Setup of wip/lagoon:
// sdram_controller
module sdram_controller (
    wr_addr,
    wr_data,
    wr_enable,
    rd_addr,
    rd_data,
    rd_ready,
    rd_enable,
    busy, rst_n, clk,
    addr, bank_addr, data_in, data_out, data_oe, clock_enable, cs_n, ras_n, cas_n, we_n,
    data_mask_low, data_mask_high
);
parameter ROW_WIDTH = 13;
parameter COL_WIDTH = 9;
parameter BANK_WIDTH = 2;
parameter SDRADDR_WIDTH = ROW_WIDTH > COL_WIDTH ? ROW_WIDTH : COL_WIDTH;
parameter HADDR_WIDTH = BANK_WIDTH + ROW_WIDTH + COL_WIDTH;
parameter CLK_FREQUENCY = 133;   
parameter REFRESH_TIME =  32;    
parameter REFRESH_COUNT = 8192;  
localparam CYCLES_BETWEEN_REFRESH = ( CLK_FREQUENCY
                                      * 1_000
                                      * REFRESH_TIME
                                    ) / REFRESH_COUNT;
localparam IDLE      = 5'b00000;
localparam INIT_NOP1 = 5'b01000,
           INIT_PRE1 = 5'b01001,
           INIT_NOP1_1=5'b00101,
           INIT_REF1 = 5'b01010,
           INIT_NOP2 = 5'b01011,
           INIT_REF2 = 5'b01100,
           INIT_NOP3 = 5'b01101,
           INIT_LOAD = 5'b01110,
           INIT_NOP4 = 5'b01111;
localparam REF_PRE  =  5'b00001,
           REF_NOP1 =  5'b00010,
           REF_REF  =  5'b00011,
           REF_NOP2 =  5'b00100;
localparam READ_ACT  = 5'b10000,
           READ_NOP1 = 5'b10001,
           READ_CAS  = 5'b10010,
           READ_NOP2 = 5'b10011,
           READ_READ = 5'b10100;
localparam WRIT_ACT  = 5'b11000,
           WRIT_NOP1 = 5'b11001,
           WRIT_CAS  = 5'b11010,
           WRIT_NOP2 = 5'b11011;
localparam CMD_PALL = 8'b10010001,
           CMD_REF  = 8'b10001000,
           CMD_NOP  = 8'b10111000,
           CMD_MRS  = 8'b10000000,
           CMD_BACT = 8'b10011000,
           CMD_READ = 8'b10101001,
           CMD_WRIT = 8'b10100001;
input  [HADDR_WIDTH-1:0]   wr_addr;
input  [15:0]              wr_data;
input                      wr_enable;
input  [HADDR_WIDTH-1:0]   rd_addr;
output [15:0]              rd_data;
input                      rd_enable;
output                     rd_ready;
output                     busy;
input                      rst_n;
input                      clk;
output [SDRADDR_WIDTH-1:0] addr;
output [BANK_WIDTH-1:0]    bank_addr;
input  [15:0]              data_in;
output [15:0]              data_out;
output                     data_oe;
  ...
Size in the first run: roughly 590 cells after synthesis, about 92 flip-flops, roughly 0.0042 sq mm of cells after synthesis.
export LEC_CHECK = 0
export ABC_AREA = 1
export CAP_MARGIN = 20
export CORE_ASPECT_RATIO = 0.93
export CORE_MARGIN = 2
export CORE_UTILIZATION = 57
export CTS_CLUSTER_DIAMETER = 371
export CTS_CLUSTER_SIZE = 99
export PLACE_DENSITY = 0.41
export SETUP_SLACK_MARGIN = 0.54
export SLEW_MARGIN = 20
create_clock -name core_clock -period 2.32 [get_ports {clk}]
run.sh (not shown) runs the stock make flow with config.mk's settings and CLKGATE_MAP_FILE=.
wip/lagoon | stages: all done | timing, DRC, antenna: all pass
[inputs] wip/amber vs wip/lagoon
- PLACE_DENSITY: 0.41 -> unset
- SETUP_SLACK_MARGIN: 0.54 -> unset
- CTS_CLUSTER_DIAMETER: 371 -> 103
- CORE_ASPECT_RATIO: 0.93 -> unset
- CTS_CLUSTER_SIZE: 99 -> 35
- CORE_UTILIZATION: 57 -> 61
- ABC_AREA: 1 -> unset
- the clock period (ns, I/O delays scaled along): 2.32 -> 2.7
==> comparison <==
Total length of routed met2 wires went down by more than a quarter going from wip/lagoon to wip/amber. In the reports for wip/lagoon and wip/amber, the smaller total number of tap cells belongs to wip/amber. wip/amber against wip/lagoon: sequential cell area in the final layout lower; post-route clock period utilization shows an increase of 1.2 points; width of the chip lower; worst setup slack after layout decreased 0.019 ns; maximum ir drop on the vdd rail -0.14 mV. In wip/amber, the global-route usage came out 7.4 points below the value in wip/lagoon. Run comparison: wip/lagoon kind of critical path reg -> reg; wip/amber kind of critical path reg -> out.
What wip/onyx does differently from wip/amber at the input level:
- PLACE_DENSITY: unset -> 0.38
- CTS_CLUSTER_DIAMETER: 103 -> 373
- CORE_UTILIZATION: 61 -> 72
- CTS_CLUSTER_SIZE: 35 -> 96
- the clock period (ns, I/O delays scaled along): 2.7 -> 6.21
Findings:
Stage in which a tool error killed wip/onyx: global placement.
On core outline area: between wip/onyx and wip/amber, it ends up higher for wip/amber.
Yosys synthesis chip area came out exactly the same in wip/onyx and wip/amber.
Die area | wip/onyx < wip/amber
Any difference in number of nets in the synthesized netlist between wip/amber and wip/onyx is small enough to ignore.
## Diff of input files: wip/yarrow against wip/onyx
- PLACE_DENSITY now 0.35, was 0.38
- CORE_UTILIZATION now 64, was 72
- CTS_CLUSTER_DIAMETER now 312, was 373
- the clock period (ns, I/O delays scaled along) now 2.98, was 6.21
Findings:
The simple-gate share of the synthesized area of wip/onyx and that of wip/yarrow are within noise of each other. Row total number of placement rows: wip/yarrow higher / wip/onyx lower. [compare] base=wip/onyx new=wip/yarrow: post-synthesis compound-gate area fraction closely matched the old numbers, die boundary width increased by 4.6 um relative to the old numbers, core area increased by 780 sq um relative to the old numbers, initial standard-cell utilization of the core decreased by 9.2 points relative to the old numbers, part of the Yosys area used for sequential elements closely matched the old numbers. Synthesized cell count: wip/yarrow vs wip/onyx — no meaningful difference. Compared with wip/onyx, wip/yarrow shows a higher die size. wip/yarrow completed end to end with timing, DRC and antenna clean. wip/yarrow against wip/onyx: height of the die went up by 5.8%, number of synthesized register bits was more or less identical.
> inputs changed (wip/yarrow -> wip/harbor)
- a change of CTS_CLUSTER_DIAMETER from 312 to 81
- a change of PLACE_DENSITY from 0.35 to 0.92
- a change of CTS_CLUSTER_SIZE from 96 to 29
- a change of CAP_MARGIN from 20 to 0
- a change of the clock period (ns, I/O delays scaled along) from 2.98 to 2.37
Notes after the runs:
- wip/harbor did not finish: a tool error stopped it during clock tree synthesis.
- Min post-DP HPWL across wip/yarrow and wip/harbor: wip/yarrow
- Final weighted congestion of routability-driven global placement: wip/yarrow and wip/harbor compared, higher one is wip/harbor
- wip/harbor and wip/yarrow ended up with roughly the same summed standard-cell area reported by yosys.
- Per the comparison of wip/harbor with wip/yarrow, top-level port count saw little to no change; setup slack after placement now sits lower.

========
exp/cedar:
Starting RTL as in the previous note.
clock: 2.27 ns
lec_check: 0
abc_area: 1
cap_margin: 20
core_margin: 2
core_utilization: 66
cts_cluster_diameter: 176
cts_cluster_size: 96
place_density: 0.6
setup_slack_margin: -0.12
slew_margin: 20
As the logs show, exp/cedar stopped at global placement (3_3_place_gp) after a tool error, so it never reached the end of the flow.
Inputs modified between exp/cedar and exp/lagoon:
- removing ABC_AREA (formerly 1)
- removing CTS_CLUSTER_DIAMETER (formerly 176)
- changing CORE_UTILIZATION from 66 to 57
- removing SETUP_SLACK_MARGIN (formerly -0.12)
- changing CTS_CLUSTER_SIZE from 96 to 99
- changing the clock period (ns, I/O delays scaled along) from 2.27 to 3.03
==> comparison <==
- | post-synthesis share of cell area spent on full adders, half adders and majority gates | exp/cedar vs exp/lagoon | ≈ equal |
- exp/lagoon finished every stage and its layout cleared the timing, design-rule and antenna checks.
- Compared with exp/cedar, in exp/lagoon average instance area after synthesis now sits higher, async set or reset register ratio after synthesis now sits at about the same level.
- Looking at pre-placement core utilization, exp/lagoon sits 11 points below exp/cedar.
### exp/lagoon -> exp/umber
- setting ABC_AREA to 1 for the first time
- changing CORE_UTILIZATION from 57 to 72
- setting CTS_CLUSTER_DIAMETER to 178 for the first time
The final layout from exp/lagoon, which completed every stage, passed the timing, design-rule and antenna checks at the end of the flow. Status(exp/umber) = ERROR, stage = global placement (3_3_place_gp). exp/lagoon has lower gate count after technology mapping than exp/umber. Per the comparison of exp/umber with exp/lagoon, simple-gate share of the synthesized area now larger; average cell area after synthesis moved down; Yosys chip area moved down; total die size dropped about 20%; synthesized area went down by about 1.2%.
> inputs changed (exp/umber -> exp/violet)
- an added SETUP_SLACK_MARGIN of 0.25
- a deleted ABC_AREA that had been 1
- a change of CORE_UTILIZATION from 72 to 40
- a deleted CTS_CLUSTER_DIAMETER that had been 178
- a deleted CTS_CLUSTER_SIZE that had been 99
- a change of the clock period (ns, I/O delays scaled along) from 3.03 to 4.09
==> results <==
exp/violet | status: complete | timing, DRC, antenna: pass
The share of synthesized cell area in full adder, half adder and majority cells of exp/umber and that of exp/violet are within noise of each other.
On fraction of registers with async set/reset, exp/violet and exp/umber are basically level.
The higher total number of placement rows came out of exp/violet.
Delta (exp/violet minus exp/umber): synthesized cell count has decreased; mean instance size in the synthesized netlist increased about 20%.
[diff] synthesized area, exp/violet relative to exp/umber: regression
Note that the area of the placeable core recorded for exp/umber amounts to 0.54 times the value seen in exp/violet.
diff inputs: exp/violet => exp/xenon
- clearing SETUP_SLACK_MARGIN, which used to be 0.25
Re detailed-route wire length on metal 1: no difference whatsoever between exp/xenon and exp/violet. Mean instance size in the synthesized netlist: exp/xenon vs exp/violet identical. exp/violet -> exp/xenon: via count delta 0, exact match. [compare] base=exp/violet new=exp/xenon: register fraction of the total cell area now sits at about the same level; shortest clock period the worst path allows after layout was more or less identical; floorplan die width roughly the same. Any difference in wire length of the first global-routing pass between exp/xenon and exp/violet is small enough to ignore. From exp/violet to exp/xenon, count of non-filler cells in the finished layout did not move at all.
Edits applied to the flow inputs when going from exp/xenon to exp/amber:
- CTS_CLUSTER_DIAMETER: unset -> 348
- CTS_CLUSTER_SIZE: unset -> 10
- CORE_ASPECT_RATIO: unset -> 0.5
- the clock period (ns, I/O delays scaled along): 4.09 -> 7.5
### Flow results
Cell area | exp/amber vs exp/xenon | exp/amber larger. Going from exp/xenon to exp/amber, worst setup slack before clock tree synthesis rose 2.38 ns; via count of the first global-routing pass fell by 12. The higher detailed router's first-iteration violation count of exp/xenon and exp/amber is in exp/xenon. Going from exp/xenon to exp/amber, via density per instance shrank slightly. Utilization ends up higher on exp/amber.
No activity file was given, so power comes from the tool's default toggle rates.
